**design/flow/run.sh**
```bash
#!/bin/bash
# the make line also repeats each setting of config.mk as NAME=value (left out here)
make -C /OpenROAD-flow-scripts/flow DESIGN_CONFIG=/design/flow/config.mk WORK_HOME=/design/flow/orfs CLKGATE_MAP_FILE= finish
```
**design/flow/config.mk**
```make
export PLATFORM = sky130hd
export DESIGN_NAME = riscv_forwarding_pipeline
export DESIGN_NICKNAME = riscv_forwarding_pipeline
export VERILOG_FILES = /design/flow/design.v
export SDC_FILE = /design/flow/constraint.sdc
export NUM_CORES = 4
export LEC_CHECK = 0
export CAP_MARGIN = 20
export CORE_MARGIN = 2
export CORE_UTILIZATION = 65
export SLEW_MARGIN = 20
export TNS_END_PERCENT = 5
```
**design/flow/constraint.sdc**
```tcl
create_clock -name core_clock -period 3.64 [get_ports {clk}]
set_input_delay 0.7280 -clock core_clock [delete_from_list [all_inputs] [get_ports {clk}]]
set_output_delay 0.7280 -clock core_clock [all_outputs]
set_load 0.01 [all_outputs]
```
**design/flow/design.v**
```verilog
localparam[3:0] ALUOP_AND = 4'b0000;
localparam[3:0] ALUOP_OR = 4'b0001;
localparam[3:0] ALUOP_ADD = 4'b0010;
localparam[3:0] ALUOP_SUB = 4'b0011;
localparam[3:0] ALUOP_LT = 4'b0111;
localparam[3:0] ALUOP_XOR = 4'b1101;
`timescale 1 ns / 1 ps 
module alu(op1, op2, alu_op, result);
    input [31:0] op1, op2;
    input [3:0] alu_op;
    output [31:0] result;
localparam[3:0] ALUOP_AND = 4'b0000;
localparam[3:0] ALUOP_OR = 4'b0001;
localparam[3:0] ALUOP_ADD = 4'b0010;
localparam[3:0] ALUOP_SUB = 4'b0011;
localparam[3:0] ALUOP_LT = 4'b0111;
localparam[3:0] ALUOP_XOR = 4'b1101;
    logic [31:0] math;
    always_comb begin
        math = op1 + op2;
        case (alu_op)
            ALUOP_AND: 
                math = op1 & op2;
            ALUOP_OR: 
                math = op1 | op2;
            ALUOP_SUB: 
                math = op1 - op2;
            ALUOP_LT: 
                math = $signed(op1) < $signed(op2);
            ALUOP_XOR: 
                math = op1 ^ op2;
            default: 
                math = op1 + op2;
        endcase
    end
    assign result = math;
endmodule
`timescale 1 ns / 1 ps 
module regfile(clk, regAddrA, regAddrB, regAddrWrite, regWriteData, regWrite, regReadDataA, regReadDataB);
    input clk, regWrite;
    input [4:0] regAddrA, regAddrB, regAddrWrite;
    input [31:0] regWriteData;
    output logic [31:0] regReadDataA, regReadDataB;
    localparam regZero = 5'b00000;
    logic [31:0] register[31:0];
    always_ff@(posedge clk) begin
        regReadDataA <= (regAddrA == regZero) ? 32'h0 : register[regAddrA];
        regReadDataB <= (regAddrB == regZero) ? 32'h0 : register[regAddrB];
        if(regWrite && !(regAddrWrite == regZero)) begin
            register[regAddrWrite] <= regWriteData;
            if (regAddrA == regAddrWrite)
                regReadDataA <= regWriteData;
            if (regAddrB == regAddrWrite)
                regReadDataB <= regWriteData;
        end
    end
endmodule
`timescale 1 ns / 1 ps 
module riscv_forwarding_pipeline #(parameter INITIAL_PC = 32'h00400000)
(clk, rst, instruction, dReadData, PC, iMemRead, dAddress, dWriteData, MemRead, MemWrite);
    input wire logic clk, rst;
    input wire logic [31:0] instruction, dReadData;
    output logic iMemRead, MemRead, MemWrite;
    output logic [31:0] PC, dAddress, dWriteData;
localparam[3:0] ALUOP_AND = 4'b0000;
localparam[3:0] ALUOP_OR = 4'b0001;
localparam[3:0] ALUOP_ADD = 4'b0010;
localparam[3:0] ALUOP_SUB = 4'b0011;
localparam[3:0] ALUOP_LT = 4'b0111;
localparam[3:0] ALUOP_XOR = 4'b1101;
    localparam [31:0] PC_INIT = 32'h00400000;
    localparam [19:0] IMM_ONES = 20'hfffff;
    localparam [19:0] IMM_ZEROS = 20'h00000;
    localparam ZERO_HI = 1'b1;
    localparam ZERO_LOW = 1'b0;
    localparam LOAD_PC_HIGH = 1'b1;
    localparam [6:0] BRANCH_OPCODE = 7'b1100011;
    localparam [6:0] R_TYPE_OPCODE = 7'b0110011;
    localparam [6:0] LOAD_OPCODE = 7'b0000011;
    localparam [6:0] IMM_OPCODE = 7'b0010011;
    localparam [6:0] STORE_OPCODE = 7'b0100011;
    localparam[3:0] FUNC3_AND = 3'b111;
    localparam[3:0] FUNC3_OR = 3'b110;
    localparam[3:0] FUNC3_ADD = 3'b000;
    localparam[3:0] FUNC3_LT = 3'b010;
    localparam[3:0] FUNC3_XOR = 3'b100;
    localparam[6:0] FUNC7_SUB = 7'b0100000;
    localparam[6:0] FUNC7_ADD = 7'b0000000;
    localparam[31:0] NOP_INSTRUCTION = 32'h00000013;
    localparam [4:0] REG_ZERO = 5'b00000;
    logic [31:0] if_PC;
    logic [31:0] id_PC;
    logic [6:0] id_opCode, id_func7;
    logic [2:0] id_func3;
    logic [31:0] id_s_imm_data, id_i_imm_data, id_imm_data, id_branch_offset;
    logic [3:0] id_ALUCtrl;
    logic id_s_type, id_branch, id_ALUSrc, id_MemWrite, id_MemRead, id_RegWrite, id_MemtoReg;
    logic [4:0] id_regWriteAddr, id_rs1, id_rs2;
    logic [31:0] ex_PC, ex_imm_data, ex_op2, ex_op1, ex_op2_forwarding, ex_result;
    logic [3:0] ex_ALUCtrl;
    logic [31:0] ex_regReadDataA, ex_regReadDataB, ex_branch_target, ex_branch_offset;
    logic ex_Zero, ex_branch, ex_ALUSrc, ex_MemWrite, ex_MemRead, ex_RegWrite, ex_MemtoReg;
    logic [4:0] ex_regWriteAddr, ex_rs1, ex_rs2;
    logic [31:0] mem_PC, mem_result;
    logic mem_PCSrc, mem_MemWrite, mem_MemRead;
    logic [31:0] mem_branch_target, mem_regReadDataB, mem_dWriteData, mem_dAddress, mem_op2_forwarding;
    logic mem_Zero, mem_branch, mem_RegWrite, mem_MemtoReg;    
    logic [4:0] mem_regWriteAddr;
    logic [31:0] wb_PC;
    logic wb_MemtoReg, wb_RegWrite, wb_Zero, wb_branch;
    logic [31:0] wb_regWriteData, wb_result;
    logic [4:0] wb_regWriteAddr;
    logic load_use_hazard, branch_mem_taken, branch_wb_taken;
    always_ff@(posedge clk) begin
        if (rst)
            if_PC <= INITIAL_PC;
        else if (load_use_hazard)
            if_PC <= if_PC;
        else if (mem_PCSrc)
            if_PC <= mem_branch_target; 
        else
            if_PC <= if_PC + 4;  
    end
    always_ff@(posedge clk) begin
        if(rst)
            id_PC <= PC_INIT;
        else if (load_use_hazard)
            id_PC <= id_PC;
        else
            id_PC <= if_PC;
    end 
    assign iMemRead = !load_use_hazard;
    assign id_opCode = instruction[6:0];
    assign id_func3 = instruction[14:12];
    assign id_func7 = instruction[31:25];    
    assign id_rs1 = instruction[19:15];
    assign id_rs2 = instruction[24:20];
    assign id_MemRead = (id_opCode == LOAD_OPCODE);
    assign id_MemWrite = (id_opCode == STORE_OPCODE);
    assign id_branch = (id_opCode == BRANCH_OPCODE);
    assign id_MemtoReg = (id_opCode == LOAD_OPCODE);
    assign id_RegWrite = ((id_opCode == R_TYPE_OPCODE) || (id_opCode == LOAD_OPCODE) || (id_opCode == IMM_OPCODE));
    assign id_ALUSrc = ((id_opCode == R_TYPE_OPCODE) || (id_opCode == BRANCH_OPCODE))?1'b0:1'b1;
    always_comb begin
        case (id_func3)
                FUNC3_AND: begin
                    id_ALUCtrl = ALUOP_AND;
            end FUNC3_OR: begin
                    id_ALUCtrl = ALUOP_OR;
            end FUNC3_ADD: begin 
                    if ((id_func7 == FUNC7_SUB) && (id_opCode == R_TYPE_OPCODE))
                        id_ALUCtrl = ALUOP_SUB;
                    else 
                        id_ALUCtrl = ALUOP_ADD;
            end FUNC3_LT: begin
                    id_ALUCtrl = ALUOP_LT;
            end FUNC3_XOR: begin
                    id_ALUCtrl = ALUOP_XOR;
            end default: begin
                    id_ALUCtrl = ALUOP_ADD;
            end
        endcase
        if (id_opCode == BRANCH_OPCODE)
          id_ALUCtrl = ALUOP_SUB;
        if ((id_opCode == LOAD_OPCODE) || (id_opCode == STORE_OPCODE))
          id_ALUCtrl = ALUOP_ADD;    
        id_regWriteAddr = instruction[11:7];   
    end
    assign id_i_imm_data[11:0] = instruction[31:20];
    assign id_i_imm_data[31:12] = id_i_imm_data[11]?IMM_ONES:IMM_ZEROS;
    assign id_s_imm_data[4:0] = instruction[11:7];
    assign id_s_imm_data[11:5] = instruction[31:25];
    assign id_s_imm_data[31:12] = id_s_imm_data[11]?IMM_ONES:IMM_ZEROS;
    assign id_s_type = (instruction[7:0] == STORE_OPCODE)?1'b1:1'b0;
    assign id_imm_data = id_s_type?id_s_imm_data:id_i_imm_data;
    assign id_branch_offset[0] = ZERO_LOW;
    assign id_branch_offset[4:1] = instruction[11:8];
    assign id_branch_offset[10:5] = instruction[30:25];
    assign id_branch_offset[11] = instruction[7]; 
    assign id_branch_offset[12] = instruction[31];
    assign id_branch_offset[31:13] = id_branch_offset[12]?19'b1111111111111111111:19'b0000000000000000000;
    regfile my_regfile(.clk(clk), .regAddrA(instruction[19:15]), .regAddrB(instruction[24:20]), .regAddrWrite(wb_regWriteAddr),
                        .regWriteData(wb_regWriteData), .regWrite(wb_RegWrite), .regReadDataA(ex_regReadDataA), .regReadDataB(ex_regReadDataB));
    always_ff@(posedge clk) begin
        if (rst || load_use_hazard || branch_mem_taken || branch_wb_taken) begin 
            ex_PC <= PC_INIT; 
            ex_ALUSrc <= 1'b0;
            ex_RegWrite <= 0;
            ex_MemtoReg <= 0;
            ex_ALUCtrl <= ALUOP_ADD;
            ex_MemRead <= 0;
            ex_MemWrite <= 0;
            ex_branch <= 0;
            ex_branch_offset <= 0;
            ex_regWriteAddr <= 0;
            ex_imm_data <= 0;
            ex_rs1 <= 0;
            ex_rs2 <= 0;
        end
        else begin
            ex_PC <= id_PC;
            ex_ALUCtrl <= id_ALUCtrl;
            ex_imm_data <= id_imm_data;
            ex_ALUSrc <= id_ALUSrc;
            ex_MemWrite <= id_MemWrite;
            ex_MemRead <= id_MemRead;
            ex_RegWrite <= id_RegWrite;
            ex_MemtoReg <= id_MemtoReg;
            ex_regWriteAddr <= id_regWriteAddr;
            ex_branch_offset <= id_branch_offset;
            ex_branch <= id_branch;
            ex_rs1 <= id_rs1;
            ex_rs2 <= id_rs2;
        end
    end
    always_comb begin
        ex_op1 = ex_regReadDataA;
        ex_op2_forwarding = ex_regReadDataB;
        ex_op2 = ex_op2_forwarding;
        if(!(ex_rs1 == REG_ZERO)) begin
            if ((mem_regWriteAddr == ex_rs1) && mem_RegWrite)
                ex_op1 = mem_result;
            else if ((wb_regWriteAddr == ex_rs1) && wb_RegWrite)
                ex_op1 = wb_regWriteData;   
        end
        if(!(ex_rs2 == REG_ZERO)) begin
            if ((mem_regWriteAddr == ex_rs2) && mem_RegWrite)
                ex_op2_forwarding = mem_result;
            else if ((wb_regWriteAddr == ex_rs2) && wb_RegWrite)
                ex_op2_forwarding = wb_regWriteData;  
        end
        if(ex_ALUSrc)
            ex_op2 = ex_imm_data;
        else 
            ex_op2 = ex_op2_forwarding;
    end
    alu my_alu(.op1(ex_op1), .op2(ex_op2), .alu_op(ex_ALUCtrl), .result(ex_result));
    assign ex_Zero = ex_result?1'b0:1'b1;
    assign ex_branch_target = ex_PC + $signed(ex_branch_offset);
    always_ff@(posedge clk) begin
        if (rst || branch_mem_taken || branch_wb_taken) begin
            mem_PC <= PC_INIT;
            mem_result <= 0;
            mem_Zero <= 0;
            mem_branch <= 0;
            mem_branch_target <= 0;
            mem_MemWrite <= 0;
            mem_MemRead <= 0;
            mem_MemtoReg <= 0;
            mem_RegWrite <= 0;
            mem_regWriteAddr <= 0;
            mem_regReadDataB <= 0;
        end
        else begin 
            mem_PC <= ex_PC;
            mem_result <= ex_result;
            mem_Zero <= ex_Zero;
            mem_branch <= ex_branch;
            mem_branch_target <= ex_branch_target;
            mem_MemWrite <= ex_MemWrite;
            mem_MemRead <= ex_MemRead;
            mem_MemtoReg <= ex_MemtoReg;
            mem_RegWrite <= ex_RegWrite;
            mem_regWriteAddr <= ex_regWriteAddr;
            mem_regReadDataB <= ex_regReadDataB;
            mem_op2_forwarding <= ex_op2_forwarding;
        end
    end
    assign mem_PCSrc = (mem_Zero && mem_branch);
    assign branch_mem_taken = (mem_Zero && mem_branch);
    assign mem_dWriteData = mem_op2_forwarding;
    assign mem_dAddress = mem_result;
    assign MemRead = mem_MemRead;
    assign MemWrite = mem_MemWrite;
    always_ff@(posedge clk) begin
        if(rst || branch_wb_taken) begin
            wb_PC <= PC_INIT;
            wb_result <= 0;
            wb_MemtoReg <= 0;
            wb_RegWrite <= 0;
            wb_regWriteAddr <= 0;
            wb_Zero <= 0;
            wb_branch <= 0;
        end
        else begin
            wb_PC <= mem_PC;
            wb_result <= mem_result;
            wb_MemtoReg <= mem_MemtoReg;
            wb_RegWrite <= mem_RegWrite;
            wb_regWriteAddr <= mem_regWriteAddr;
            wb_Zero <= mem_Zero;
            wb_branch <= mem_branch;
        end
    end
    assign wb_regWriteData = wb_MemtoReg?dReadData:wb_result;
    assign branch_wb_taken = (wb_Zero && wb_branch);
    assign PC = if_PC;  
    assign dWriteData = mem_dWriteData;  
    assign dAddress = mem_dAddress;
    assign load_use_hazard = (ex_MemRead && ((ex_regWriteAddr == id_rs1) || (ex_regWriteAddr == id_rs2)) && !(mem_Zero && mem_branch));
endmodule
```
==> results of run 1 <==
metal layers:
layer | vias to the layer above | wire length [microns]
met2 | 4285 | 103000
met5 | - | 157
met3 | 1017 | 33300
met4 | 18 | 14200
met1 | 25500 | 81800
li1 | 21800 | -
cell type report:
| cell class | count | share of cell area [%] |
|---|---|---|
| Clock inverter | 76 | 0.812 |
| Multi-Input combinational cell | 3397 | 35.1 |
| Sequential cell | 1368 | 46.5 |
| Antenna cell | 5 | 0.0153 |
| Tap cell | 1380 | 2.11 |
| Timing Repair Buffer | 928 | 10.1 |
| Inverter | 158 | 0.726 |
| Clock buffer | 178 | 4.64 |
timing repair:
| action | in CTS | in global routing |
|---|---|---|
| gates cloned | 0 | 1 |
| setup endpoints to repair | 30 | 34 |
| gates resized | 101 | 89 |
| setup buffers | 16 | 21 |
| hold endpoints to repair | 0 | 0 |
| pin swaps | 55 | 58 |
stage by stage:
step | cell area (sq um) | cells | power [mW]
after floorplan | 67700 | 5297 | 21.5
after detailed placement | 76200 | 7192 | 25.1
after global placement | 76200 | 7192 | 25.0
final | 81700 | 7490 | 39.6
after CTS | 81100 | 7462 | 39.2
after global routing | 81700 | 7485 | 40.6
==> Flow_metrics.wiki, run 1 <==
== Flow metrics ==
{| class="wikitable"
! Metric !! Value
|-
| Met1 track demand over resource || between 50% and 60%
|-
| Number of enable-type register cells in the synthesized netlist || ~1,100
|-
| Upper clock frequency limit || 0.199 GHz
|-
| Yosys reg bits || 1,368
|-
| Largest fanout on the critical path || 5
|-
| Power share of the clock group || 35.8%
|-
| Cell-internal power || roughly 29 mW
|-
| Clock sink count || about 1,400
|-
| Post-route DRC violation count || 0
|-
| TritonRoute pass-1 iters || 6
|-
| Worst path depth || 24
|-
| Area inside the core boundary || 103,000 sq um
|-
| First-pass GRT wire length || 335,000 microns
|-
| Fin util || 79.2%
|-
| Final critical delay including setup and external delays || 5.03 ns
|-
| Total clock network power || ~14 mW
|-
| Power Sequential || ~18 mW
|-
| Parity-gate share of the synthesized area counting xor and xnor cells || approximately 1.3%
|-
| Worst hold slack || approximately 0.37 ns
|-
| Hold-fix buffers at CTS || 0
|-
| Final worst path period share || 138%
|-
| Filler instances || 5,926
|-
| Gate Count Post-Synth || 5,266
|-
| GR met3 Demand/Resource || around an eighth
|-
| Total negative slack || -23.75 ns
|-
| Register cell area after layout || 38,000 sq um
|-
| Worst slew pin tran || 1.20 ns
|-
| CTS clk-pin slew, worst paths || 0.07 ns
|-
| Arrival time at the worst endpoint || 5.73 ns
|-
| Share of synthesized registers carrying an async set or reset || 0%
|-
| Final-report hold violation count || 0
|-
| Top-area cell share || roughly 47%
|-
| Worst relative slew slack || between 10% and 20%
|-
| Worst hold start || instruction[20]
|-
| Final number of setup-violating endpoints || 30
|-
| Warning total across the stage logs || 96
|-
| Boundary pin count || 165
|-
| Cell Area, Synth || 67,500 sq um
|-
| Gate power share || 19.5%
|-
| Most used flip-flop cell || sky130_fd_sc_hd__edfxtp_1
|-
| Power per cell area || 485 nW/um^2
|-
| Set of violated layout checks || negative setup slack
|-
| Floorplan row count || 118
|-
| Final net count || 6,190
|-
| Area grow syn2layout || 21.0%
|-
| Sequential fraction of design power || ~45%
|-
| Reg-to-reg slack, setup || -1.39 ns
|-
| Estimated wirelength of the detail-placed design || 145,000 microns
|-
| Largest net degree at the start of global routing || about 86
|-
| Comb area || 28,600 sq um
|-
| RSZ-0062 raised after global routing || true
|-
| Detailed router's first-iteration violation count || roughly 7,400
|-
| Longest Clk Path Bufs || 3
|-
| P_sw || between 10 and 15 mW
|-
| Cell depth of the worst min-delay path || 2
|-
| Vias per inst || 7.03
|-
| Crit path to || mem_Zero
|-
| Number of library cell types mapped by synthesis || 91
|-
| Die height || 326 microns
|-
| Final WL || 232,000 microns
|-
| Die x size || 326 microns
|-
| Final Max Tran Viols || 0
|-
| Cell leakage power || 30.5 nW
|-
| Run status || complete, but fails checks
|-
| Clock insertion delay at the later pin of the skew report || 0.78 ns
|-
| Total clock buffers created by CTS || between 100 and 150
|-
| Die area || 106,000 sq um
|-
| Leading cell types by total area after synthesis || sky130_fd_sc_hd__edfxtp_1 47%, sky130_fd_sc_hd__dfxtp_1 9.3%, sky130_fd_sc_hd__mux4_2 8.8%, sky130_fd_sc_hd__mux2i_1 6.3%, sky130_fd_sc_hd__o21ai_0 2.7%
|-
| Number of input and output port buffers inserted || 164
|-
| Number of antenna-violating nets in the routed design || 0
|-
| Via count || about 53,000
|-
| Hold Path Class || input pin to flip-flop
|-
| Post-synthesis area per instance || 12.8 sq um
|-
| Most numerous cell types in the synthesized netlist || 1,056 x sky130_fd_sc_hd__edfxtp_1, 427 x sky130_fd_sc_hd__mux2i_1, 392 x sky130_fd_sc_hd__nor2_1
|-
| Critical path required time || about 4.3 ns
|-
| Max Cap Violations || 0
|-
| Worst vdd ir || 0.000573 V
|-
| Endpoint of the worst hold path || ex_rs2[0]
|-
| Largest incremental delay on the critical path || 0.54 ns
|-
| Floorplan core density || ~65%
|-
| Top non-seq family || multiplexers
|-
| Cell family with the largest share of critical-path delay || simple AND/OR/NAND/NOR gates
|-
| Count of cells along the worst register-to-register path || 24
|-
| Aggregate global routing overflow || 0
|-
| Most popular library cell in the synthesized design by count || sky130_fd_sc_hd__edfxtp_1
|-
| Antenna violations before repair || 12
|-
| Startpoint of the worst register-to-register path || ex_rs2[2]
|-
| Final estimated routing congestion in global placement || 0.982
|-
| Yosys Chip Area || 67,500 sq um
|-
| Type of element launching the critical path || flip-flop
|-
| Worst-case setup slack after placement || -1.53 ns
|-
| Synth mux share || 17.3%
|-
| Main power group || registers
|-
| Post-synthesis cell count from yosys || 5,266
|-
| Cells traversed along the worst timing path || xor2_1 > nor4_1 > nand3_1 > or2_4 > buf_6 > nor2_4 > a21oi_2 > o21ai_1 > mux2i_1 > buf_4 > ha_4 > or4b_4 > a21oi_4 > buf_6 > o31ai_4 > a21oi_4 > a211oi_2 > o311ai_1 > buf_4 > a21o_1 > nand4b_1 > a22oi_2 > nand3b_1 > nor4_2
|-
| Share of total power consumed by net switching || between 20% and 30%
|-
| Slowest cell on crit path || sky130_fd_sc_hd__or4b_4
|-
| Adder Area Share || between 2 and 2.5%
|-
| Simple Share, Synth || 6.64%
|-
| Complex Gates by Area || 13.0%
|-
| # H-tree levels || 4
|-
| Vias in the first global route || 51,900
|-
| Critical Path Sink Type || flip-flop
|-
| Cell type contributing the most total cell area after synthesis || sky130_fd_sc_hd__edfxtp_1
|-
| FF-to-FF End || mem_Zero
|-
| Number of buffer and inverter stages on the critical path || 4
|-
| Grt met2 use || 64.5%
|-
| Sequential area share after synthesis || 56.2%
|-
| Global route hottest layer || met2
|-
| Warnings from Yosys || 3
|-
| Post-Route Skew || 0.0355 ns
|-
| Final worst setup slack || -1.39 ns
|-
| Cell at the root of the clock tree || sky130_fd_sc_hd__clkbuf_16
|-
| Average wire length per cell after detail routing || 31.0 microns
|-
| TritonCTS clock tree || yes
|-
| Setup crit start || ex_rs2[2]
|-
| GRT Resource Usage Total || 43.0%
|-
| Power of the combinational group || 7.73 mW
|-
| Classification of the worst setup path || flip-flop to flip-flop
|}
==> inputs of run 2 (changes only) <==
Settings changed: CORE_UTILIZATION 65 to 57, TNS_END_PERCENT 5 to default.
Clock period 3.64 ns to 3.75 ns, I/O delays scaled along.
==> run 2 against run 1 <==
Compared with the run above:
- the layout still fails its checks (negative setup slack)
- hold slack gained 0.072 ns
- global-route usage is 5.4 points lower
- combinational power rose by 0.6%
- setup slack better by 0.22 ns
- register-to-register slack improved by 0.22 ns
- clock power is 5% higher
- wire length shrank 0.70%
- power grew 0.67%
- design area is 1.6% higher
- largest power group unchanged
==> Flow_metrics.wiki, run 2 <==
== Flow metrics ==
{| class="wikitable"
! Metric !! Value
|-
| Max Cap Violations || 0 (unchanged)
|-
| Startpoint of the worst register-to-register path || ex_rs2[2] (unchanged)
|-
| Final Max Tran Viols || 0 (unchanged)
|-
| Number of buffer and inverter stages on the critical path || 2 (was 4)
|-
| Tally of non-filler cells in the final layout || 7,673 (was 7,490)
|-
| Post-Route Skew || 0.0296 ns (was 0.0355 ns)
|-
| Detailed-route wire length on metal 1 || 89,200 microns (was 81,800 microns)
|-
| Cell Area, Synth || 67,500 sq um (unchanged)
|-
| Yosys Chip Area || 67,500 sq um (unchanged)
|-
| Via count || 51,000 (was 52,700)
|-
| Post-route DRC violation count || 0 (unchanged)
|-
| Critical path required time || 4.45 ns (was 4.33 ns)
|-
| Gate Count Post-Synth || 5,266 (unchanged)
|-
| Final critical delay including setup and external delays || 4.92 ns (was 5.03 ns)
|-
| Cells traversed along the worst timing path || xor2_1 > nor4_1 > nand3_1 > or2_4 > nor2_2 > a21oi_1 > o21ai_1 > mux2i_1 > inv_1 > ha_2 > inv_2 > fa_2 > o21ba_4 > nand3b_1 > and2_4 > a221oi_4 > xnor2_1 > a221oi_2 > a21boi_2 > nand4bb_1 > nor4_4 > nand4b_1 > nor4_2 (was xor2_1 > nor4_1 > nand3_1 > or2_4 > buf_6 > nor2_4 > a21oi_2 > o21ai_1 > mux2i_1 > buf_4 > ha_4 > or4b_4 > a21oi_4 > buf_6 > o31ai_4 > a21oi_4 > a211oi_2 > o311ai_1 > buf_4 > a21o_1 > nand4b_1 > a22oi_2 > nand3b_1 > nor4_2)
|-
| Final worst path period share || 131% (was 138%)
|-
| Reg-to-reg slack, setup || -1.17 ns (was -1.39 ns)
|-
| Simple Share, Synth || 6.64% (unchanged)
|-
| Classification of the worst setup path || flip-flop to flip-flop (unchanged)
|-
| Largest incremental delay on the critical path || 0.36 ns (was 0.54 ns)
|-
| Final-report hold violation count || 0 (unchanged)
|-
| Sequential fraction of design power || 43.2% (was 44.7%)
|-
| P_sw || 10.7 mW (was 10.8 mW)
|-
| Met2 Routed Length || 106,000 microns (was 103,000 microns)
|-
| Antenna violations before repair || 13 (was 12)
|-
| Set of violated layout checks || negative setup slack (unchanged)
|-
| Highest routed metal layer || met5 (unchanged)
|-
| Final net count || 6,214 (was 6,190)
|-
| Average wire length per cell after detail routing || 30.1 microns (was 31.0 microns)
|-
| Worst hold start || mem_branch_target[2] (was instruction[20])
|-
| Estimated wirelength of the detail-placed design || 144,000 microns (was 145,000 microns)
|-
| Warnings from Yosys || 3 (unchanged)
|-
| Worst slew pin tran || 1.10 ns (was 1.20 ns)
|-
| Detailed router's first-iteration violation count || 5,956 (was 7,449)
|-
| Cell leakage power || 30.9 nW (was 30.5 nW)
|-
| CTS clk-pin slew, worst paths || 0.06 ns (was 0.07 ns)
|-
| TritonCTS clock tree || yes (unchanged)
|-
| Cell-internal power || 29.2 mW (was 28.8 mW)
|-
| Crit path to || mem_Zero (unchanged)
|-
| Die height || 348 microns (was 326 microns)
|-
| Number of antenna-violating nets in the routed design || 0 (unchanged)
|-
| Top-area cell share || 47.0% (unchanged)
|-
| Area inside the core boundary || 118,000 sq um (was 103,000 sq um)
|-
| First-pass GRT wire length || 333,000 microns (was 335,000 microns)
|-
| Worst relative slew slack || 26.1% (was 19.6%)
|-
| Parity-gate share of the synthesized area counting xor and xnor cells || 1.32% (unchanged)
|-
| Floorplan core density || 57.3% (was 65.4%)
|-
| Most popular library cell in the synthesized design by count || sky130_fd_sc_hd__edfxtp_1 (unchanged)
|-
| Gate power share || 19.5% (about the same)
|-
| Main power group || registers (unchanged)
|-
| Cell depth of the worst min-delay path || 2 (unchanged)
|-
| Setup crit start || ex_rs2[2] (unchanged)
|-
| Cell family with the largest share of critical-path delay || simple AND/OR/NAND/NOR gates (unchanged)
|-
| Final number of setup-violating endpoints || 30 (unchanged)
|-
| FF-to-FF End || mem_Zero (unchanged)
|-
| Number of enable-type register cells in the synthesized netlist || 1,056 (unchanged)
|-
| Cell type contributing the most total cell area after synthesis || sky130_fd_sc_hd__edfxtp_1 (unchanged)
|-
| Run status || complete, but fails checks (unchanged)
|-
| Worst hold slack || 0.437 ns (was 0.365 ns)
|-
| Power share of the clock group || 37.3% (was 35.8%)
|-
| Most used flip-flop cell || sky130_fd_sc_hd__edfxtp_1 (unchanged)
|-
| Power per cell area || 481 nW/um^2 (was 485 nW/um^2)
|-
| Largest net degree at the start of global routing || 131 (was 86)
|-
| Longest Clk Path Bufs || 3 (unchanged)
|-
| Largest fanout on the critical path || 7 (was 5)
|-
| Overall power after layout || 39.9 mW (was 39.6 mW)
|-
| Synth mux share || 17.3% (unchanged)
|-
| Top non-seq family || multiplexers (unchanged)
|-
| Arrival time at the worst endpoint || 5.63 ns (was 5.73 ns)
|-
| Power of the combinational group || 7.78 mW (was 7.73 mW)
|-
| Clock sink count || 1,368 (unchanged)
|-
| Die x size || 348 microns (was 326 microns)
|-
| Share of synthesized registers carrying an async set or reset || 0% (unchanged)
|-
| Count of cells along the worst register-to-register path || 23 (was 24)
|-
| Worst vdd ir || 0.000515 V (was 0.000573 V)
|-
| Critical Path Sink Type || flip-flop (unchanged)
|-
| Slowest cell on crit path || sky130_fd_sc_hd__fa_2 (was sky130_fd_sc_hd__or4b_4)
|-
| Vias per inst || 6.64 (was 7.03)
|-
| Complex Gates by Area || 13.0% (unchanged)
|-
| Number of library cell types mapped by synthesis || 91 (unchanged)
|-
| Total clock buffers created by CTS || 145 (was 141)
|-
| Endpoint of the worst hold path || if_PC[2] (was ex_rs2[0])
|-
| Post-synthesis area per instance || 12.8 sq um (unchanged)
|-
| Vias in the first global route || 50,000 (was 51,900)
|-
| Power Sequential || 17.2 mW (was 17.7 mW)
|-
| Aggregate global routing overflow || 0 (unchanged)
|-
| Worst path depth || 23 (was 24)
|-
| Post-synthesis cell count from yosys || 5,266 (unchanged)
|-
| Upper clock frequency limit || 0.203 GHz (was 0.199 GHz)
|-
| Sequential area share after synthesis || 56.2% (unchanged)
|-
| Boundary pin count || 165 (unchanged)
|-
| Cell count after placement || 7,314 (was 7,192)
|-
| GRT Resource Usage Total || 37.6% (was 43.0%)
|-
| Met3 wire length || 24,500 microns (was 33,300 microns)
|-
| Die area || 121,000 sq um (was 106,000 sq um)
|-
| Area grow syn2layout || 22.9% (was 21.0%)
|-
| Share of total power consumed by net switching || 26.8% (was 27.3%)
|-
| Cell at the root of the clock tree || sky130_fd_sc_hd__clkbuf_16 (unchanged)
|-
| Type of element launching the critical path || flip-flop (unchanged)
|-
| Clock insertion delay at the later pin of the skew report || 0.79 ns (was 0.78 ns)
|-
| Number of input and output port buffers inserted || 164 (unchanged)
|-
| Final WL || 231,000 microns (was 232,000 microns)
|-
| RSZ-0062 raised after global routing || true (unchanged)
|-
| Most numerous cell types in the synthesized netlist || 1,056 x sky130_fd_sc_hd__edfxtp_1, 427 x sky130_fd_sc_hd__mux2i_1, 392 x sky130_fd_sc_hd__nor2_1 (unchanged)
|-
| # H-tree levels || 4 (unchanged)
|-
| Warning total across the stage logs || 99 (was 96)
|-
| Yosys reg bits || 1,368 (unchanged)
|-
| Hold Path Class || flip-flop to flip-flop (was input pin to flip-flop)
|-
| Adder Area Share || 2.44% (unchanged)
|-
| Total clock network power || 14.9 mW (was 14.2 mW)
|-
| Floorplan row count || 126 (was 118)
|-
| TritonRoute pass-1 iters || 6 (unchanged)
|-
| Final estimated routing congestion in global placement || 0.978 (was 0.982)
|-
| Final worst setup slack || -1.17 ns (was -1.39 ns)
|-
| Leading cell types by total area after synthesis || sky130_fd_sc_hd__edfxtp_1 47%, sky130_fd_sc_hd__dfxtp_1 9.3%, sky130_fd_sc_hd__mux4_2 8.8%, sky130_fd_sc_hd__mux2i_1 6.3%, sky130_fd_sc_hd__o21ai_0 2.7% (unchanged)
|}
==> run 2: metrics by stage <==
stage	util, %	worst slack, ns	area, sq um	TNS [ns]
after floorplan	-	-0.713	67700	-5.74
final	70.4	-1.17	83000	-20.54
after global routing	70.4	-1.33	83000	-25.42
after detailed placement	64.7	-1.41	76200	-25.65
after CTS	69.8	-1.09	82100	-21.29
after global placement	64.7	-1.40	76200	-25.01
==> run 2: timing repair <==
item | in CTS | in global routing
resized | 115 | 153
hold buffers | 0 | 0
setup endpoints to repair | 30 | 34
cloned | 1 | 0
pin swaps | 44 | 63
buffers inserted | 77 | 31
==> run 2: cell type report <==
cell class | instances | area, sq um
clock buffers | 180 | 3970
clock inverters | 83 | 947
well taps | 1536 | 1920
inverters | 158 | 593
fillers | 8254 | 34800
multi-input cells | 3398 | 29000
flip-flops and latches | 1368 | 38000
diodes | 3 | 7.51
repair buffers | 947 | 8520
==> run 2: layer usage <==
layer | GRT usage [%] | vias up
met5 | 0 | -
met4 | 15.3 | 14
met3 | 8.98 | 640
met2 | 59.3 | 2852
met1 | 50.5 | 25600
li1 | - | 21900
==> inputs of run 3 (changes only) <==
Settings changed: CAP_MARGIN 20 to 15, CORE_UTILIZATION 57 to 70, CTS_CLUSTER_DIAMETER from default to 52, CTS_CLUSTER_SIZE from default to 39, HOLD_SLACK_MARGIN from default to -0.1, MAX_ROUTING_LAYER from default to met4, PLACE_DENSITY from default to 0.65, SETUP_SLACK_MARGIN from default to 1.03, TNS_END_PERCENT from default to 40.
Clock period 3.75 ns to 4.16 ns, I/O delays scaled along.
==> run 3 against run 2 <==
Compared with the run above:
- the layout still fails its checks (negative setup slack)
- synthesized cell count did not move
- non-clock buffer count fell by 84
- global-route usage rose by 12 points
- largest power group unchanged
==> Flow_metrics.wiki, run 3 <==
== Flow metrics ==
{| class="wikitable"
! Metric !! Value
|-
| Yosys Chip Area || 67,500 sq um (unchanged)
|-
| Cell-internal power || 24.2 mW (was 29.2 mW)
|-
| Gate power share || 20.1% (was 19.5%)
|-
| Worst vdd ir || 0.000486 V (was 0.000515 V)
|-
| Top-area cell share || 47.0% (unchanged)
|-
| Met2 Routed Length || 106,000 microns (about the same)
|-
| Critical Path Sink Type || flip-flop (unchanged)
|-
| Via count || 54,700 (was 51,000)
|-
| Highest routed metal layer || met4 (was met5)
|-
| Longest Clk Path Bufs || 3 (unchanged)
|-
| Die area || 98,900 sq um (was 121,000 sq um)
|-
| Run status || complete, but fails checks (unchanged)
|-
| Cell type contributing the most total cell area after synthesis || sky130_fd_sc_hd__edfxtp_1 (unchanged)
|-
| Sequential fraction of design power || 45.4% (was 43.2%)
|-
| Setup crit start || ex_rs2[4] (was ex_rs2[2])
|-
| Post-route DRC violation count || 0 (unchanged)
|-
| Cell at the root of the clock tree || sky130_fd_sc_hd__clkbuf_16 (unchanged)
|-
| Worst slew pin tran || 1.40 ns (was 1.10 ns)
|-
| Final net count || 6,098 (was 6,214)
|-
| FF-to-FF End || mem_Zero (unchanged)
|-
| Worst hold slack || 0.428 ns (was 0.437 ns)
|-
| Clock insertion delay at the later pin of the skew report || 0.78 ns (was 0.79 ns)
|-
| Clock sink count || 1,368 (unchanged)
|-
| Critical path required time || 4.81 ns (was 4.45 ns)
|-
| Type of element launching the critical path || flip-flop (unchanged)
|-
| Yosys reg bits || 1,368 (unchanged)
|-
| Worst relative slew slack || 6.63% (was 26.1%)
|-
| CTS clk-pin slew, worst paths || 0.08 ns (was 0.06 ns)
|-
| Final number of setup-violating endpoints || 26 (was 30)
|-
| Die x size || 315 microns (was 348 microns)
|-
| Crit path to || mem_Zero (unchanged)
|-
| Number of antenna-violating nets in the routed design || 0 (unchanged)
|-
| GRT Resource Usage Total || 49.9% (was 37.6%)
|-
| Simple Share, Synth || 6.64% (unchanged)
|-
| Gate Count Post-Synth || 5,266 (unchanged)
|-
| Classification of the worst setup path || flip-flop to flip-flop (unchanged)
|-
| Detailed-route wire length on metal 1 || 77,300 microns (was 89,200 microns)
|-
| Cell leakage power || 30.1 nW (was 30.9 nW)
|-
| Total clock buffers created by CTS || 114 (was 145)
|-
| Number of library cell types mapped by synthesis || 91 (unchanged)
|-
| Detailed router's first-iteration violation count || 9,497 (was 5,956)
|-
| Warnings from Yosys || 3 (unchanged)
|-
| P_sw || 10.1 mW (was 10.7 mW)
|-
| Most numerous cell types in the synthesized netlist || 1,056 x sky130_fd_sc_hd__edfxtp_1, 427 x sky130_fd_sc_hd__mux2i_1, 392 x sky130_fd_sc_hd__nor2_1 (unchanged)
|-
| Aggregate global routing overflow || 0 (unchanged)
|-
| Endpoint of the worst hold path || ex_PC[2] (was if_PC[2])
|-
| Power Sequential || 15.5 mW (was 17.2 mW)
|-
| Post-synthesis cell count from yosys || 5,266 (unchanged)
|-
| Number of input and output port buffers inserted || 164 (unchanged)
|-
| Main power group || registers (unchanged)
|-
| Power per cell area || 421 nW/um^2 (was 481 nW/um^2)
|-
| Largest fanout on the critical path || 6 (was 7)
|-
| Parity-gate share of the synthesized area counting xor and xnor cells || 1.32% (unchanged)
|-
| Cell family with the largest share of critical-path delay || AND-OR/OR-AND gates (was simple AND/OR/NAND/NOR gates)
|-
| Share of synthesized registers carrying an async set or reset || 0% (unchanged)
|-
| Hold-fix buffers at CTS || 0 (unchanged)
|-
| Adder Area Share || 2.44% (unchanged)
|-
| Sequential area share after synthesis || 56.2% (unchanged)
|-
| Top non-seq family || multiplexers (unchanged)
|-
| # H-tree levels || 3 (was 4)
|-
| Warning total across the stage logs || 100 (was 99)
|-
| Total negative slack || -11.21 ns (was -20.54 ns)
|-
| Boundary pin count || 165 (unchanged)
|-
| Complex Gates by Area || 13.0% (unchanged)
|-
| Antenna violations before repair || 10 (was 13)
|-
| Slowest cell on crit path || sky130_fd_sc_hd__a221o_2 (was sky130_fd_sc_hd__fa_2)
|-
| Estimated wirelength of the detail-placed design || 145,000 microns (was 144,000 microns)
|-
| Largest net degree at the start of global routing || 131 (unchanged)
|-
| Post-Route Skew || 0.0641 ns (was 0.0296 ns)
|-
| Final worst setup slack || -0.868 ns (was -1.17 ns)
|-
| Most used flip-flop cell || sky130_fd_sc_hd__edfxtp_1 (unchanged)
|-
| Number of enable-type register cells in the synthesized netlist || 1,056 (unchanged)
|-
| Hold Path Class || flip-flop to flip-flop (unchanged)
|-
| Floorplan core density || 70.8% (was 57.3%)
|-
| Met3 wire length || 40,900 microns (was 24,500 microns)
|-
| Final worst path period share || 121% (was 131%)
|-
| Power of the combinational group || 6.87 mW (was 7.78 mW)
|-
| Overall power after layout || 34.2 mW (was 39.9 mW)
|-
| Startpoint of the worst register-to-register path || ex_rs2[4] (was ex_rs2[2])
|-
| TritonCTS clock tree || yes (unchanged)
|-
| Final WL || 242,000 microns (was 231,000 microns)
|-
| Worst path depth || 22 (was 23)
|-
| Area inside the core boundary || 95,300 sq um (was 118,000 sq um)
|-
| Floorplan row count || 113 (was 126)
|-
| Max Cap Violations || 0 (unchanged)
|-
| Upper clock frequency limit || 0.199 GHz (was 0.203 GHz)
|-
| Cell Area, Synth || 67,500 sq um (unchanged)
|-
| Reg-to-reg slack, setup || -0.87 ns (was -1.17 ns)
|-
| Leading cell types by total area after synthesis || sky130_fd_sc_hd__edfxtp_1 47%, sky130_fd_sc_hd__dfxtp_1 9.3%, sky130_fd_sc_hd__mux4_2 8.8%, sky130_fd_sc_hd__mux2i_1 6.3%, sky130_fd_sc_hd__o21ai_0 2.7% (unchanged)
|-
| Count of cells along the worst register-to-register path || 22 (was 23)
|-
| First-pass GRT wire length || 349,000 microns (was 333,000 microns)
|-
| Most popular library cell in the synthesized design by count || sky130_fd_sc_hd__edfxtp_1 (unchanged)
|-
| Worst hold start || id_PC[2] (was mem_branch_target[2])
|-
| Largest incremental delay on the critical path || 0.44 ns (was 0.36 ns)
|-
| Power share of the clock group || 34.5% (was 37.3%)
|-
| Share of total power consumed by net switching || 29.4% (was 26.8%)
|-
| TritonRoute pass-1 iters || 9 (was 6)
|-
| Final estimated routing congestion in global placement || 1.02 (was 0.978)
|-
| Total clock network power || 11.8 mW (was 14.9 mW)
|-
| Number of buffer and inverter stages on the critical path || 3 (was 2)
|-
| Area grow syn2layout || 20.3% (was 22.9%)
|-
| Post-synthesis area per instance || 12.8 sq um (unchanged)
|-
| Cell depth of the worst min-delay path || 1 (was 2)
|-
| Vias per inst || 7.51 (was 6.64)
|-
| Cells traversed along the worst timing path || xor2_1 > nor4_1 > nand3_1 > or2_4 > buf_6 > buf_6 > nor2_4 > a21oi_1 > o21ai_1 > mux2i_1 > ha_2 > inv_2 > a221o_2 > a221oi_4 > a21oi_4 > a211oi_4 > o311ai_2 > a31oi_1 > nand3b_1 > a22oi_2 > nand3b_1 > nor4_2 (was xor2_1 > nor4_1 > nand3_1 > or2_4 > nor2_2 > a21oi_1 > o21ai_1 > mux2i_1 > inv_1 > ha_2 > inv_2 > fa_2 > o21ba_4 > nand3b_1 > and2_4 > a221oi_4 > xnor2_1 > a221oi_2 > a21boi_2 > nand4bb_1 > nor4_4 > nand4b_1 > nor4_2)
|-
| Set of violated layout checks || negative setup slack (unchanged)
|-
| Final Max Tran Viols || 0 (unchanged)
|-
| Average wire length per cell after detail routing || 33.3 microns (was 30.1 microns)
|-
| Synth mux share || 17.3% (unchanged)
|-
| Die height || 315 microns (was 348 microns)
|-
| Final-report hold violation count || 0 (unchanged)
|-
| Arrival time at the worst endpoint || 5.68 ns (was 5.63 ns)
|-
| Final critical delay including setup and external delays || 5.03 ns (was 4.92 ns)
|-
| RSZ-0062 raised after global routing || true (unchanged)
|-
| Vias in the first global route || 54,100 (was 50,000)
|}
## run 3: final cells by class
cell class | instances | area (sq um)
sequential | 1368 | 38000
multi-input combinational | 3397 | 29000
fill | 4532 | 14100
timing repair buffer | 863 | 7810
clock buffer | 120 | 2940
tap | 1265 | 1580
clock inverter | 97 | 1240
inverter | 158 | 593
antenna | 15 | 37.5
## run 3: what timing repair did
action	in CTS	in global routing
gates resized	125	165
pin swaps	51	59
setup endpoints to repair	49	95
setup buffers	39	24
## run 3: routing by layer
layer	track usage, %	up-vias
li1	-	21700
met1	60.4	26000
met2	72.0	5467
met3	19.0	1525
met4	28.4	0
met5	-	-
## run 3: metrics by stage
step / utilization [%] / setup slack, ns / instances / area (sq um)
after global placement: 79.0 / -1.06 / 6988 / 75300
final: 85.2 / -0.868 / 7283 / 81200
after detailed placement: 79.0 / -1.04 / 6988 / 75300
after floorplan: - / -0.303 / 5297 / 67700
after CTS: 84.2 / -0.749 / 7244 / 80300
after global routing: 85.2 / -1.05 / 7277 / 81200
==> inputs of run 4 (changes only) <==
Settings changed: CAP_MARGIN 15 to 20, CORE_UTILIZATION 70 to 72, CTS_CLUSTER_DIAMETER 52 to default, CTS_CLUSTER_SIZE 39 to 36, HOLD_SLACK_MARGIN -0.1 to -0.08, PLACE_DENSITY 0.65 to 0.64, SETUP_SLACK_MARGIN 1.03 to 1.07.
Clock period 4.16 ns to 4.43 ns, I/O delays scaled along.
==> run 4 against run 3 <==
Compared with the run above:
- setup slack improved by 0.33 ns
- count of clock-buffer cells in the layout up 64
- clock power hardly changed
- maximum frequency up 1.2%
- largest cell class unchanged
- power shrank 5.3%
- largest power group unchanged
- first-iteration DRC count up 9.0%
- the layout still fails its checks (negative setup slack)
- register-to-register slack improved by 0.33 ns
==> Flow_metrics.wiki, run 4 <==
== Flow metrics ==
{| class="wikitable"
! Metric !! Value
|-
| Run status || complete, but fails checks (unchanged)
|-
| Set of violated layout checks || negative setup slack (unchanged)
|-
| Worst slew pin tran || 1.16 ns (was 1.40 ns)
|-
| Setup crit start || ex_rs2[2] (was ex_rs2[4])
|-
| Die area || 96,200 sq um (was 98,900 sq um)
|-
| Adder Area Share || 2.44% (unchanged)
|-
| Estimated wirelength of the detail-placed design || 144,000 microns (was 145,000 microns)
|-
| Arrival time at the worst endpoint || 5.67 ns (was 5.68 ns)
|-
| Most popular library cell in the synthesized design by count || sky130_fd_sc_hd__edfxtp_1 (unchanged)
|-
| Hold Path Class || flip-flop to flip-flop (unchanged)
|-
| Classification of the worst setup path || flip-flop to flip-flop (unchanged)
|-
| Hold-fix buffers at CTS || 0 (unchanged)
|-
| Cells traversed along the worst timing path || xor2_1 > nor4_2 > nand3_1 > or2_4 > buf_12 > nor2_2 > a21oi_2 > o21ai_2 > mux2i_2 > buf_4 > ha_4 > inv_2 > a221o_2 > o21a_1 > o22ai_4 > buf_12 > a31oi_4 > buf_6 > a211oi_4 > xnor2_2 > a21boi_2 > and2_1 > o2111ai_1 > nor4_2 (was xor2_1 > nor4_1 > nand3_1 > or2_4 > buf_6 > buf_6 > nor2_4 > a21oi_1 > o21ai_1 > mux2i_1 > ha_2 > inv_2 > a221o_2 > a221oi_4 > a21oi_4 > a211oi_4 > o311ai_2 > a31oi_1 > nand3b_1 > a22oi_2 > nand3b_1 > nor4_2)
|-
| Post-placement cell area || 74,900 sq um (was 75,300 sq um)
|-
| Yosys Chip Area || 67,500 sq um (unchanged)
|-
| Cell Area, Synth || 67,500 sq um (unchanged)
|-
| Critical path required time || 5.13 ns (was 4.81 ns)
|-
| Post-synthesis cell count from yosys || 5,266 (unchanged)
|-
| Register cell area after layout || 38,000 sq um (about the same)
|-
| Reg-to-reg slack, setup || -0.54 ns (was -0.87 ns)
|-
| Startpoint of the worst register-to-register path || ex_rs2[2] (was ex_rs2[4])
|-
| Most numerous cell types in the synthesized netlist || 1,056 x sky130_fd_sc_hd__edfxtp_1, 427 x sky130_fd_sc_hd__mux2i_1, 392 x sky130_fd_sc_hd__nor2_1 (unchanged)
|-
| First-pass GRT wire length || 352,000 microns (was 349,000 microns)
|-
| Number of library cell types mapped by synthesis || 91 (unchanged)
|-
| Worst path depth || 24 (was 22)
|-
| Antenna violations before repair || 17 (was 10)
|-
| Number of enable-type register cells in the synthesized netlist || 1,056 (unchanged)
|-
| Clock sink count || 1,368 (unchanged)
|-
| Warnings from Yosys || 3 (unchanged)
|-
| Largest net degree at the start of global routing || 131 (unchanged)
|-
| Endpoint of the worst hold path || if_PC[1] (was ex_PC[2])
|-
| Count of cells along the worst register-to-register path || 24 (was 22)
|-
| Number of buffer and inverter stages on the critical path || 5 (was 3)
|-
| Comb area || 28,900 sq um (was 29,000 sq um)
|-
| FF-to-FF End || mem_Zero (unchanged)
|-
| Cell type contributing the most total cell area after synthesis || sky130_fd_sc_hd__edfxtp_1 (unchanged)
|-
| Crit path to || mem_Zero (unchanged)
|-
| Floorplan row count || 112 (was 113)
|-
| TritonCTS clock tree || yes (unchanged)
|-
| Top non-seq family || multiplexers (unchanged)
|-
| RSZ-0062 raised after global routing || true (unchanged)
|-
| Cell at the root of the clock tree || sky130_fd_sc_hd__clkbuf_16 (unchanged)
|-
| Largest fanout on the critical path || 14 (was 6)
|-
| Overall power after layout || 32.4 mW (was 34.2 mW)
|-
| Total clock network power || 11.5 mW (was 11.8 mW)
|-
| Die x size || 310 microns (was 315 microns)
|-
| Final number of setup-violating endpoints || 14 (was 26)
|-
| Most used flip-flop cell || sky130_fd_sc_hd__edfxtp_1 (unchanged)
|-
| Critical Path Sink Type || flip-flop (unchanged)
|-
| Main power group || registers (unchanged)
|-
| Final estimated routing congestion in global placement || 0.999 (was 1.02)
|-
| Longest Clk Path Bufs || 3 (unchanged)
|-
| Parity-gate share of the synthesized area counting xor and xnor cells || 1.32% (unchanged)
|-
| Worst vdd ir || 0.000508 V (was 0.000486 V)
|-
| Die height || 310 microns (was 315 microns)
|-
| Vias in the first global route || 54,900 (was 54,100)
|-
| Final worst path period share || 112% (was 121%)
|-
| Leading cell types by total area after synthesis || sky130_fd_sc_hd__edfxtp_1 47%, sky130_fd_sc_hd__dfxtp_1 9.3%, sky130_fd_sc_hd__mux4_2 8.8%, sky130_fd_sc_hd__mux2i_1 6.3%, sky130_fd_sc_hd__o21ai_0 2.7% (unchanged)
|-
| Power Sequential || 14.6 mW (was 15.5 mW)
|-
| Final critical delay including setup and external delays || 4.97 ns (was 5.03 ns)
|-
| Aggregate global routing overflow || 0 (unchanged)
|-
| Gate Count Post-Synth || 5,266 (unchanged)
|-
| Worst relative slew slack || 22.0% (was 6.63%)
|-
| Vias per inst || 7.65 (was 7.51)
|-
| Number of input and output port buffers inserted || 164 (unchanged)
|-
| Final net count || 6,059 (was 6,098)
|-
| Final-report hold violation count || 0 (unchanged)
|-
| Cell-internal power || 23.3 mW (was 24.2 mW)
|-
| Synth mux share || 17.3% (unchanged)
|-
| Total clock buffers created by CTS || 138 (was 114)
|-
| Slowest cell on crit path || sky130_fd_sc_hd__a221o_2 (unchanged)
|-
| Average wire length per cell after detail routing || 34.0 microns (was 33.3 microns)
|-
| Max Cap Violations || 0 (unchanged)
|-
| Power of the combinational group || 6.31 mW (was 6.87 mW)
|-
| Gate power share || 19.5% (was 20.1%)
|-
| Detailed router's first-iteration violation count || 10,400 (was 9,497)
|-
| GRT Resource Usage Total || 52.2% (was 49.9%)
|-
| Floorplan core density || 72.5% (was 70.8%)
|-
| Sequential area share after synthesis || 56.2% (unchanged)
|-
| # H-tree levels || 4 (was 3)
|-
| CTS clk-pin slew, worst paths || 0.07 ns (was 0.08 ns)
|-
| Filler instances || 4,144 (was 4,532)
|-
| Largest incremental delay on the critical path || 0.46 ns (was 0.44 ns)
|-
| Cell family with the largest share of critical-path delay || AND-OR/OR-AND gates (unchanged)
|-
| Sequential fraction of design power || 45.0% (was 45.4%)
|-
| Cell depth of the worst min-delay path || 2 (was 1)
|-
| TritonRoute pass-1 iters || 10 (was 9)
|-
| Number of antenna-violating nets in the routed design || 0 (unchanged)
|-
| Upper clock frequency limit || 0.201 GHz (was 0.199 GHz)
|-
| Warning total across the stage logs || 102 (was 100)
|-
| Worst hold start || mem_branch_target[1] (was id_PC[2])
|-
| P_sw || 9.09 mW (was 10.1 mW)
|-
| Power per cell area || 402 nW/um^2 (was 421 nW/um^2)
|-
| Share of synthesized registers carrying an async set or reset || 0% (unchanged)
|-
| Via count || 55,400 (was 54,700)
|-
| Worst-case setup slack after placement || -0.867 ns (was -1.04 ns)
|-
| Boundary pin count || 165 (unchanged)
|-
| Share of total power consumed by net switching || 28.1% (was 29.4%)
|-
| Final Max Tran Viols || 0 (unchanged)
|-
| Post-Route Skew || 0.0288 ns (was 0.0641 ns)
|-
| Final WL || 246,000 microns (was 242,000 microns)
|-
| Post-route DRC violation count || 0 (unchanged)
|-
| Post-synthesis area per instance || 12.8 sq um (unchanged)
|-
| Top-area cell share || 47.0% (unchanged)
|-
| Finished layout cell area || 80,500 sq um (was 81,200 sq um)
|-
| Complex Gates by Area || 13.0% (unchanged)
|-
| Yosys reg bits || 1,368 (unchanged)
|-
| Final worst setup slack || -0.538 ns (was -0.868 ns)
|-
| Simple Share, Synth || 6.64% (unchanged)
|-
| Power share of the clock group || 35.5% (was 34.5%)
|-
| Area inside the core boundary || 93,000 sq um (was 95,300 sq um)
|-
| Clock insertion delay at the later pin of the skew report || 0.80 ns (was 0.78 ns)
|-
| Type of element launching the critical path || flip-flop (unchanged)
|-
| Area grow syn2layout || 19.3% (was 20.3%)
|-
| Cell leakage power || 29.7 nW (was 30.1 nW)
|}
## run 4: per-stage QoR
| stage | util [%] | hold WS, ns | TNS (ns) | instances |
|---|---|---|---|---|
| after detailed placement | 80.5 | 0.430 | -9.67 | 6943 |
| final | 86.5 | 0.435 | -3.09 | 7243 |
| after global routing | 86.5 | 0.455 | -6.63 | 7239 |
| after floorplan | - | 0.411 | -0.0330 | 5297 |
| after CTS | 85.8 | 0.438 | -2.06 | 7207 |
| after global placement | 80.5 | 0.424 | -9.16 | 6943 |
## run 4: layout make-up
| class | instances | share of cell area (%) |
|---|---|---|
| flip-flops and latches | 1368 | 47.1 |
| multi-input cells | 3397 | 35.9 |
| repair buffers | 800 | 8.90 |
| clock buffers | 184 | 4.57 |
| well taps | 1254 | 1.95 |
| clock inverters | 63 | 0.757 |
| inverters | 158 | 0.736 |
| diodes | 19 | 0.0590 |
## run 4: timing repair
item / CTS / global route
pin swaps: 42 / 32
gates resized: 118 / 112
hold endpoints to repair: 0 / 0
buffers inserted: 17 / 16
setup endpoints to repair: 38 / 60
## run 4: per-layer routing
layer | global-route usage (%) | part of all wire [%] | up-vias
li1 | - | - | 21600
met1 | 61.4 | 31 | 26100
met2 | 73.9 | 43 | 5876
met3 | 20.5 | 17 | 1854
met4 | 36.3 | 8.6 | 0
met5 | - | 0 | -
==> inputs of run 5 (changes only) <==
Settings changed: ABC_AREA from default to 1, CELL_PAD_IN_SITES_DETAIL_PLACEMENT from default to 1, CORE_ASPECT_RATIO from default to 1.22, CORE_MARGIN 2 to 3, CORE_UTILIZATION 72 to 19, CTS_CLUSTER_DIAMETER from default to 203, CTS_CLUSTER_SIZE 36 to default, GPL_ROUTABILITY_DRIVEN from default to 1, GPL_TIMING_DRIVEN from default to 1, HOLD_SLACK_MARGIN -0.08 to 0.3, MIN_ROUTING_LAYER from default to met1, PLACE_DENSITY 0.64 to default, PLACE_DENSITY_LB_ADDON from default to 0.28, SETUP_SLACK_MARGIN 1.07 to default, TNS_END_PERCENT 40 to 70.
Clock period 4.43 ns to 4.62 ns, I/O delays scaled along.
==> run 5 against run 4 <==
Compared with the run above:
- synthesized cell count increased by 57%
- clock skew increased by 0.019 ns
- sequential power decreased by 5%
- first-iteration DRC count decreased by 49%
- setup slack improved by 0.71 ns
- sequential share of layout area decreased by 4.2 points
- now clean on timing, DRC and antenna
- count of clock-buffer cells in the layout increased by 21
- core utilization decreased by 63 points
- hold slack got worse by 0.016 ns
- non-clock buffer count increased by 67
==> Flow_metrics.wiki, run 5 <==
== Flow metrics ==
{| class="wikitable"
! Metric !! Value
|-
| Overall power after layout || 32.4 mW (about the same)
|-
| Reg-to-reg slack, setup || 0.17 ns (was -0.54 ns)
|-
| Most numerous cell types in the synthesized netlist || 1,481 x sky130_fd_sc_hd__nand2_1, 1,056 x sky130_fd_sc_hd__edfxtp_1, 873 x sky130_fd_sc_hd__inv_1 (was 1,056 x sky130_fd_sc_hd__edfxtp_1, 427 x sky130_fd_sc_hd__mux2i_1, 392 x sky130_fd_sc_hd__nor2_1)
|-
| Warning total across the stage logs || 118 (was 102)
|-
| Top non-seq family || simple AND/OR/NAND/NOR gates (was multiplexers)
|-
| FF-to-FF End || mem_Zero (unchanged)
|-
| Cell Area, Synth || 71,600 sq um (was 67,500 sq um)
|-
| Longest Clk Path Bufs || 4 (was 3)
|-
| Power share of the clock group || 37.8% (was 35.5%)
|-
| Gate power share || 19.3% (was 19.5%)
|-
| Worst slew pin tran || 1.30 ns (was 1.16 ns)
|-
| Post-synthesis cell count from yosys || 8,244 (was 5,266)
|-
| Cell at the root of the clock tree || sky130_fd_sc_hd__clkbuf_16 (unchanged)
|-
| GRT Resource Usage Total || 16.3% (was 52.2%)
|-
| Cell with the most instances on the worst path || sky130_fd_sc_hd__nand2_1
|-
| Comb area || 28,200 sq um (was 28,900 sq um)
|-
| Largest fanout on the critical path || 11 (was 14)
|-
| Final worst path period share || 96.2% (was 112%)
|-
| Number of library cell types mapped by synthesis || 66 (was 91)
|-
| Count of cells along the worst register-to-register path || 29 (was 24)
|-
| Met1 track demand over resource || 19.9% (was 61.4%)
|-
| Number of input and output port buffers inserted || 164 (unchanged)
|-
| Worst-case setup slack after placement || -0.413 ns (was -0.867 ns)
|-
| Cell leakage power || 33.5 nW (was 29.7 nW)
|-
| Boundary pin count || 165 (unchanged)
|-
| Largest net degree at the start of global routing || 222 (was 131)
|-
| Share of total power consumed by net switching || 29.1% (was 28.1%)
|-
| Worst hold start || ex_branch (was mem_branch_target[1])
|-
| Power of the combinational group || 6.26 mW (was 6.31 mW)
|-
| Slowest cell on crit path || sky130_fd_sc_hd__ha_2 (was sky130_fd_sc_hd__a221o_2)
|-
| Run status || complete, no violations (was complete, but fails checks)
|-
| Sequential fraction of design power || 42.8% (was 45.0%)
|-
| Final number of setup-violating endpoints || 0 (was 14)
|-
| Die height || 684 microns (was 310 microns)
|-
| Worst relative slew slack || 13.2% (was 22.0%)
|-
| Total clock network power || 12.3 mW (was 11.5 mW)
|-
| Adder Area Share || 2.30% (was 2.44%)
|-
| Endpoint of the worst hold path || mem_branch (was if_PC[1])
|-
| Crit path to || mem_Zero (unchanged)
|-
| Share of synthesized registers carrying an async set or reset || 0% (unchanged)
|-
| Vias per inst || 4.69 (was 7.65)
|-
| GR met3 Demand/Resource || 1.95% (was 20.5%)
|-
| Critical Path Sink Type || flip-flop (unchanged)
|-
| Power Sequential || 13.9 mW (was 14.6 mW)
|-
| Average wire length per cell after detail routing || 23.0 microns (was 34.0 microns)
|-
| Cell family with the largest share of critical-path delay || simple AND/OR/NAND/NOR gates (was AND-OR/OR-AND gates)
|-
| Filler instances || 44,000 (was 4,144)
|-
| Number of buffer and inverter stages on the critical path || 6 (was 5)
|-
| TritonRoute pass-1 iters || 5 (was 10)
|-
| # H-tree levels || 4 (unchanged)
|-
| Final critical delay including setup and external delays || 4.45 ns (was 4.97 ns)
|-
| Estimated wirelength of the detail-placed design || 204,000 microns (was 144,000 microns)
|-
| Floorplan row count || 248 (was 112)
|-
| Worst path depth || 29 (was 24)
|-
| Clock insertion delay at the later pin of the skew report || 0.85 ns (was 0.80 ns)
|-
| Simple Share, Synth || 18.3% (was 6.64%)
|-
| Yosys reg bits || 1,368 (unchanged)
|-
| Number of antenna-violating nets in the routed design || 0 (unchanged)
|-
| Final worst setup slack || 0.175 ns (was -0.538 ns)
|-
| Antenna violations before repair || 15 (was 17)
|-
| Final net count || 8,937 (was 6,059)
|-
| Worst vdd ir || 0.000230 V (was 0.000508 V)
|-
| Number of enable-type register cells in the synthesized netlist || 1,056 (unchanged)
|-
| Upper clock frequency limit || 0.225 GHz (was 0.201 GHz)
|-
| Classification of the worst setup path || flip-flop to flip-flop (unchanged)
|-
| Type of element launching the critical path || flip-flop (unchanged)
|-
| Main power group || registers (unchanged)
|-
| Aggregate global routing overflow || 0 (unchanged)
|-
| Power per cell area || 366 nW/um^2 (was 402 nW/um^2)
|-
| Area grow syn2layout || 23.5% (was 19.3%)
|-
| Post-Route Skew || 0.0483 ns (was 0.0288 ns)
|-
| Setup crit start || ex_rs2[3] (was ex_rs2[2])
|-
| Final estimated routing congestion in global placement || 0.919 (was 0.999)
|-
| Post-synthesis area per instance || 8.68 sq um (was 12.8 sq um)
|-
| Detailed router's first-iteration violation count || 5,243 (was 10,400)
|-
| Startpoint of the worst register-to-register path || ex_rs2[3] (was ex_rs2[2])
|-
| Hold Path Class || flip-flop to flip-flop (unchanged)
|-
| Synth mux share || 0.0157% (was 17.3%)
|-
| P_sw || 9.41 mW (was 9.09 mW)
|-
| Parity-gate share of the synthesized area counting xor and xnor cells || 0.502% (was 1.32%)
|-
| Total clock buffers created by CTS || 152 (was 138)
|-
| Clock sink count || 1,368 (unchanged)
|-
| Yosys Chip Area || 71,600 sq um (was 67,500 sq um)
|-
| Area inside the core boundary || 375,000 sq um (was 93,000 sq um)
|-
| Final-report hold violation count || 0 (unchanged)
|-
| Vias in the first global route || 65,700 (was 54,900)
|-
| Final Max Tran Viols || 0 (unchanged)
|-
| Cell type contributing the most total cell area after synthesis || sky130_fd_sc_hd__edfxtp_1 (unchanged)
|-
| Largest incremental delay on the critical path || 0.43 ns (was 0.46 ns)
|-
| Register cell area after layout || 38,000 sq um (about the same)
|-
| CTS clk-pin slew, worst paths || 0.06 ns (was 0.07 ns)
|-
| Top-area cell share || 44.3% (was 47.0%)
|-
| TritonCTS clock tree || yes (unchanged)
|-
| Post-route DRC violation count || 0 (unchanged)
|-
| Complex Gates by Area || 17.4% (was 13.0%)
|-
| Most popular library cell in the synthesized design by count || sky130_fd_sc_hd__nand2_1 (was sky130_fd_sc_hd__edfxtp_1)
|-
| Arrival time at the worst endpoint || 5.21 ns (was 5.67 ns)
|-
| Cell-internal power || 23.0 mW (was 23.3 mW)
|-
| Die x size || 562 microns (was 310 microns)
|-
| Cell depth of the worst min-delay path || 2 (unchanged)
|-
| Hold-fix buffers at CTS || 0 (unchanged)
|-
| Sequential area share after synthesis || 53.0% (was 56.2%)
|-
| Leading cell types by total area after synthesis || sky130_fd_sc_hd__edfxtp_1 44%, sky130_fd_sc_hd__dfxtp_1 8.7%, sky130_fd_sc_hd__nand2_1 7.8%, sky130_fd_sc_hd__o21ai_0 5.9%, sky130_fd_sc_hd__nand3_1 5.6% (was sky130_fd_sc_hd__edfxtp_1 47%, sky130_fd_sc_hd__dfxtp_1 9.3%, sky130_fd_sc_hd__mux4_2 8.8%, sky130_fd_sc_hd__mux2i_1 6.3%, sky130_fd_sc_hd__o21ai_0 2.7%)
|-
| Global route hottest layer || met2 (unchanged)
|-
| Final WL || 318,000 microns (was 246,000 microns)
|-
| Critical path required time || 5.38 ns (was 5.13 ns)
|-
| Most used flip-flop cell || sky130_fd_sc_hd__edfxtp_1 (unchanged)
|-
| First-pass GRT wire length || 456,000 microns (was 352,000 microns)
|-
| Floorplan core density || 19.1% (was 72.5%)
|-
| Gate Count Post-Synth || 8,244 (was 5,266)
|-
| Via count || 65,000 (was 55,400)
|-
| Warnings from Yosys || 3 (unchanged)
|-
| Max Cap Violations || 0 (unchanged)
|-
| Grt met2 use || 27.4% (was 73.9%)
|-
| Die area || 384,000 sq um (was 96,200 sq um)
|}
## run 5: routing by layer
metal / vias up / routed length [microns]
met1: 32800 / 134000
met2: 1978 / 154000
met5: - / 0
li1: 29600 / -
met3: 641 / 16200
met4: 0 / 13500
## run 5: area by class of cell
type	count	share of cell area (%)
flip-flops and latches	1368	42.9
clock inverters	55	0.659
repair buffers	867	8.61
well taps	5000	7.07
inverters	943	4.03
diodes	5	0.0141
multi-input cells	5409	31.9
clock buffers	205	4.75
## run 5: per-stage QoR
stage	std cells	util, %	setup TNS [ns]	hold slack (ns)	cell area, sq um
3_3_place_gp	13600	22.2	-1.33	0.399	83300
4_1_cts	13800	23.5	0	0.426	88100
3_5_place_dp	13600	22.2	-1.69	0.410	83300
2_1_floorplan	8275	-	0	0.394	71700
6_report	13900	23.6	0	0.419	88400
5_1_grt	13900	23.6	-0.0889	0.441	88400
## run 5: repair_timing
item / in CTS / in global routing
pin swaps: 0 / 7
gates cloned: 0 / 1
setup buffers: 0 / 9
gates resized: 2 / 58
endpoints found under the setup margin: 2 / 8
Power is estimated from default activity; no workload was simulated.
